==> run H: inputs <==
==> flow/design.v <==
module CPU(clk, rst, memoryData, memoryAddress, dataOut, readSignal, writeSignal, AC);
input clk;
input rst;  
input [15:0] memoryData;
reg [3:0] state;
reg [5:0] PC;
reg [10:0] MAR;
reg signed [15:0] MBR;
reg [3:0] opcode;
reg M;
reg [15:0] IR;
reg zeroFlag, overflowFlag, carryFlag, negativeFlag;
output reg readSignal;
output reg writeSignal;
output reg signed [15:0] AC;
output reg [15:0] dataOut; 
output reg [10:0] memoryAddress;
reg signed [15:0] result;
parameter Load = 4'd1, Store = 4'd2, Add = 4'd3, Sub = 4'd4, Mul = 4'd5, Div = 4'd6 , Branch = 4'd7, BRZ = 4'd8;
always @ (posedge clk) begin
	if (rst) begin
	PC <= 0;
	state = 0;
	AC <= 0;
	dataOut <= 0;
	memoryAddress <= 0;
	zeroFlag = 0;
	overflowFlag = 0;
	carryFlag = 0;
	negativeFlag = 0;
	readSignal = 1;
	writeSignal = 0;
	end
	else
	case (state)
		0: begin  
			MAR <= PC;
			state = 1;
		end
		1: begin  
			writeSignal = 0;
			readSignal = 1;
			memoryAddress <= MAR;
			PC <= PC + 1;
			state = 2;
		end
		2:state = 3;  
		3: begin
			MBR <= memoryData;
			state = 4;
		end
		4: begin
			IR <= MBR;
			state = 5;
		end
		5: begin  
			opcode <= IR[15:12];
			M <= IR[11];
			MAR <= IR[10:0];
			state = 6;
		end
		6: begin
				if (opcode == Branch) begin  
					PC <= MAR; 
					state = 0;
				end
				else if (opcode == BRZ) begin  
					if(zeroFlag == 1 && M == 1) begin
						PC <= MAR;
						state = 0;
					end
					else begin
						state = 0;
					end
				end
				else begin
					state = 7;
				end
		end
		7: begin
			if (opcode == Store) begin
				memoryAddress <= MAR;
			end
			state = 8;
		end
		8: begin
			if (opcode == Store) begin  
				writeSignal = 1;
				readSignal = 0;
				dataOut <= AC;
				state = 0;
			end
			else begin
				state = 9;
			end
		end
		9: begin
			writeSignal = 0;
			readSignal = 1;
			if(M == 1) begin
				memoryAddress <= MAR;
			end
			state = 10;
			end
		10: begin
			state = 11;
		end
		11: begin
			if (M == 1) begin
				MBR <= memoryData;
			end
			else if (M == 0) begin
				MBR <= $signed(IR[10:0]);
			end
			state = 12;
		end
		12: begin  
			if (opcode == Load) begin  
				AC <= MBR;
				state = 0;
			end
			else if (opcode != Add && opcode != Sub && opcode != Mul && opcode != Div) begin  
				state = 0;
			end
			else begin
				case(opcode)
				Add :  
					begin
					{carryFlag, result} = AC + MBR;
					zeroFlag = (result==0)? 1:0;
					if(AC[15]==MBR[15]) begin
					  if(MBR[15]==result[15])begin
					  overflowFlag = 0;
					  end
					  else begin
					  overflowFlag = 1;
					  end
					end
					else begin
					overflowFlag = 0;
					end						
					negativeFlag =(result[15]==1)? 1:0;	
					end
				Sub :  
					begin
					{carryFlag, result} = AC - MBR;
					zeroFlag = (result==0)? 1:0;
					if(AC[15]==MBR[15]) begin
					  if(MBR[15]==result[15])begin
					  overflowFlag = 0;
					  end
					  else begin
					  overflowFlag = 1;
					  end
					end
					else begin
					overflowFlag = 0;
					end
					negativeFlag =(result[15]==1)? 1:0;
					end
				Mul :  
					begin
					result = AC * MBR;
					zeroFlag = (result==0)? 1:0;
					if(result > 16'h0FFF || result < 16'hF000) begin
					overflowFlag = 1;
					end
					else begin
						overflowFlag = 0;
					end
					negativeFlag =(result[15]==1)? 1:0;
					end	
				Div :  
					begin
					if (MBR == 0) result = 0;  
					else result = AC / MBR;
					zeroFlag = (result==0)? 1:0;
					negativeFlag =(result[15]==1)? 1:0;
					end						
			endcase  
			AC <= result;
			state = 0;
			end
		end
	endcase
end
endmodule
==> flow/run.sh <==
#!/bin/bash
# the make line also repeats each setting of config.mk as NAME=value (left out here)
make -C /OpenROAD-flow-scripts/flow DESIGN_CONFIG=/design/flow/config.mk WORK_HOME=/design/flow/orfs CLKGATE_MAP_FILE= finish
==> flow/config.mk <==
export PLATFORM = sky130hd
export DESIGN_NAME = CPU
export DESIGN_NICKNAME = CPU
export VERILOG_FILES = /design/flow/design.v
export SDC_FILE = /design/flow/constraint.sdc
export NUM_CORES = 4
export LEC_CHECK = 0
export CAP_MARGIN = 20
export CORE_MARGIN = 2
export CORE_UTILIZATION = 65
export SETUP_SLACK_MARGIN = 5.0
export SLEW_MARGIN = 20
export TNS_END_PERCENT = 5
==> flow/constraint.sdc <==
create_clock -name core_clock -period 30.5 [get_ports {clk}]
set_input_delay 6.1000 -clock core_clock [delete_from_list [all_inputs] [get_ports {clk}]]
set_output_delay 6.1000 -clock core_clock [all_outputs]
set_load 0.01 [all_outputs]
==> run K (differences from run H) <==
CORE_UTILIZATION = 72   (was 65)
PLACE_DENSITY = 0.6   (was unset)
SETUP_SLACK_MARGIN = 2.54   (was 5.0)
TNS_END_PERCENT = unset   (was 5)
==> flow/constraint.sdc (replaced) <==
create_clock -name core_clock -period 8.53 [get_ports {clk}]
set_input_delay 1.7060 -clock core_clock [delete_from_list [all_inputs] [get_ports {clk}]]
set_output_delay 1.7060 -clock core_clock [all_outputs]
set_load 0.01 [all_outputs]
==> run D (differences from run H) <==
CORE_UTILIZATION = 40   (was 65)
PLACE_DENSITY = 0.6   (was unset)
SETUP_SLACK_MARGIN = unset   (was 5.0)
TNS_END_PERCENT = unset   (was 5)
==> flow/constraint.sdc (replaced) <==
create_clock -name core_clock -period 38.3 [get_ports {clk}]
set_input_delay 7.6600 -clock core_clock [delete_from_list [all_inputs] [get_ports {clk}]]
set_output_delay 7.6600 -clock core_clock [all_outputs]
set_load 0.01 [all_outputs]
==> run B (differences from run H) <==
CORE_UTILIZATION = 52   (was 65)
PLACE_DENSITY = 0.6   (was unset)
SETUP_SLACK_MARGIN = unset   (was 5.0)
TNS_END_PERCENT = unset   (was 5)
==> flow/constraint.sdc (replaced) <==
create_clock -name core_clock -period 38.3 [get_ports {clk}]
set_input_delay 7.6600 -clock core_clock [delete_from_list [all_inputs] [get_ports {clk}]]
set_output_delay 7.6600 -clock core_clock [all_outputs]
set_load 0.01 [all_outputs]
==> comparison <==
Run B finished clean. Run K ended with an error in clock tree synthesis on DPL-0038. Run D completed with no timing, DRC or antenna violations. Run H died in global routing. Die area, highest first: run D, run B, run H, run K. In run D the utilization is lower than in run B, by 13 points. Clock skew: run D is higher than run B (0.0081 ns). Against run D, the clock power of run B is higher by about 10%. In run B the via count is lower than in run D, by 0.92%. Maximum frequency: run B is smaller than run D (about 0.6%). Between run B and run D, the lower routed wire length is in run B (gap 3.1%, measured against run D). Sequential share of layout area: run B is higher than run D (0.14 points).
==> figures <==
Result of the run: run H aborted with a tool error; run K aborted with a tool error; run B timing/DRC/antenna clean; run D timing/DRC/antenna clean
Stage where the flow stopped: run H global routing; run K clock tree synthesis; run B -; run D -
Count of multi-input gates: run H -; run K -; run B 1,940; run D 1,939
Cts hold-fix bufs: run H 0; run K -; run B 0; run D 0
Clkbuf count: run H -; run K -; run B 18; run D 17
Dpl cell area: run H 21,080 µm²; run K 24,650 µm²; run B 20,340 µm²; run D 20,550 µm²
Total number of warnings across the stage logs: run H -; run K -; run B 42; run D 42
Vertical die dimension: run H 175.7 µm; run K 167.1 µm; run B 195.9 µm; run D 222.8 µm
Worst hold margin: run H -; run K -; run B 0.4130 ns; run D 0.4226 ns
Sort of element at the end of the critical path: run H -; run K -; run B register; run D register
Seq Cell Count: run H -; run K -; run B 129; run D 129
Number of design rule violations left after detail routing: run H -; run K -; run B 0; run D 0
Fraction of standard cell area that is sequential: run H -; run K -; run B 0.1531; run D 0.1517
Detailed-routed wire length on met3: run H -; run K -; run B 4083 µm; run D 4396 µm
Area used by multi-input combinational logic: run H -; run K -; run B 14,890 µm²; run D 14,890 µm²
Worst R2R Start: run H -; run K -; run B MBR[0]$_DFFE_PP_; run D MBR[1]$_DFFE_PP_
Data arrival time of the worst path: run H -; run K -; run B 35.84 ns; run D 35.64 ns
Layout net count: run H -; run K -; run B 2,715; run D 2,723

* * *

==> inputs of trial 76 <==
RTL: the design.v shown in full above, as it stands there.
Settings: LEC_CHECK=0, ABC_AREA=0, CAP_MARGIN=10, CORE_ASPECT_RATIO=1.75, CORE_MARGIN=2, CORE_UTILIZATION=71, CTS_CLUSTER_DIAMETER=44, CTS_CLUSTER_SIZE=74, MAX_ROUTING_LAYER=met4, PLACE_DENSITY_LB_ADDON=0.19, SETUP_SLACK_MARGIN=5.0, SLEW_MARGIN=10, TNS_END_PERCENT=5; clock period 27.5 ns.
run.sh (not shown) runs the stock make flow with config.mk's settings and CLKGATE_MAP_FILE=.
==> inputs of trial 36, as changes to trial 76 <==
Settings changed: CORE_ASPECT_RATIO 1.75 to 0.5, CORE_MARGIN 2 to 5, CORE_UTILIZATION 71 to 60, CTS_CLUSTER_DIAMETER 44 to 187, CTS_CLUSTER_SIZE 74 to 95, PLACE_DENSITY set to 0.35, PLACE_DENSITY_LB_ADDON 0.19 to not set, TNS_END_PERCENT 5 to 15.
==> flow/constraint.sdc (replaced) <==
create_clock -name core_clock -period 35.8 [get_ports {clk}]
set_input_delay 7.1600 -clock core_clock [delete_from_list [all_inputs] [get_ports {clk}]]
set_output_delay 7.1600 -clock core_clock [all_outputs]
set_load 0.01 [all_outputs]
==> notes <==
In trial 76 the die area is lower than in trial 36, by about 20%.
Trial 36 finished with timing, DRC and antenna clean. Trial 76 never finished: it broke off in global routing (5_1_grt).
Synthesized cell count is the same in trial 76 and trial 36.
Area after synthesis is the same in trial 76 and trial 36.

* * *

==> build 41 <==
// CPU: RTL as listed in full above, without the edits since
Settings: LEC_CHECK=0, CAP_MARGIN=20, CORE_MARGIN=2, CORE_UTILIZATION=50, SETUP_SLACK_MARGIN=5.0, SLEW_MARGIN=20; clock period 21.5 ns.
==> trial 10 (differences from build 41) <==
Settings changed: CAP_MARGIN 20 to 15, CORE_UTILIZATION 50 to 72, CTS_CLUSTER_DIAMETER set to 360, CTS_CLUSTER_SIZE set to 38, PLACE_DENSITY set to 0.63, SETUP_SLACK_MARGIN 5.0 to unset, TNS_END_PERCENT set to 90.
==> impl_metrics.py <==
# Auto-generated metrics
metrics = {
    "floorplan": {
        "rows": 59,
        "fp_util_pct": 73.5,
        "core_area_sq_mm": 0.0261,
        "die-height_um": 167,
        "chipWidth_um": 167,
        "die_area_sq_mm": 0.0279,
    },
    "status": {
        "haltStage": "4_1_cts",
        "status": "did not finish",
        "firstError": "[ERROR DPL-0038] Utilization greater than 100%, impossible to legalize",
    },
    "synthesis": {
        "yosys.stat.seqShare_pct": 16.8,
    },
    "placement": {
        "gp_congestion": 1.09,
        "place_area_sq_mm": 0.0245,
        "dp_hpwl_um": 62500,
        "dp_cells": 3185,
        "dp_slack_ns": -6.85,
    },
}
[end of results for trial 10]
==> impl_metrics.py <==
# Physical implementation metrics
metrics = {
    "sta": {
        "post-route-worst-setup-slack_ns": -5.36,
        "setup_violations": 33,
    },
    "placement": {
        "dp_hpwl_um": 56700,
        "gp_congestion": 0.973,
        "place_area_sq_mm": 0.0249,
    },
    "floorplan": {
        "fp_util_pct": 50.9,
        "die-height_um": 200,
        "die_area_sq_mm": 0.0399,
    },
    "status": {
        "check-failures": "negative setup slack",
        "status": "complete, but fails checks",
    },
}
[end of results for build 41]
Power figures rest on the tool's default switching activity, not on a simulated workload.
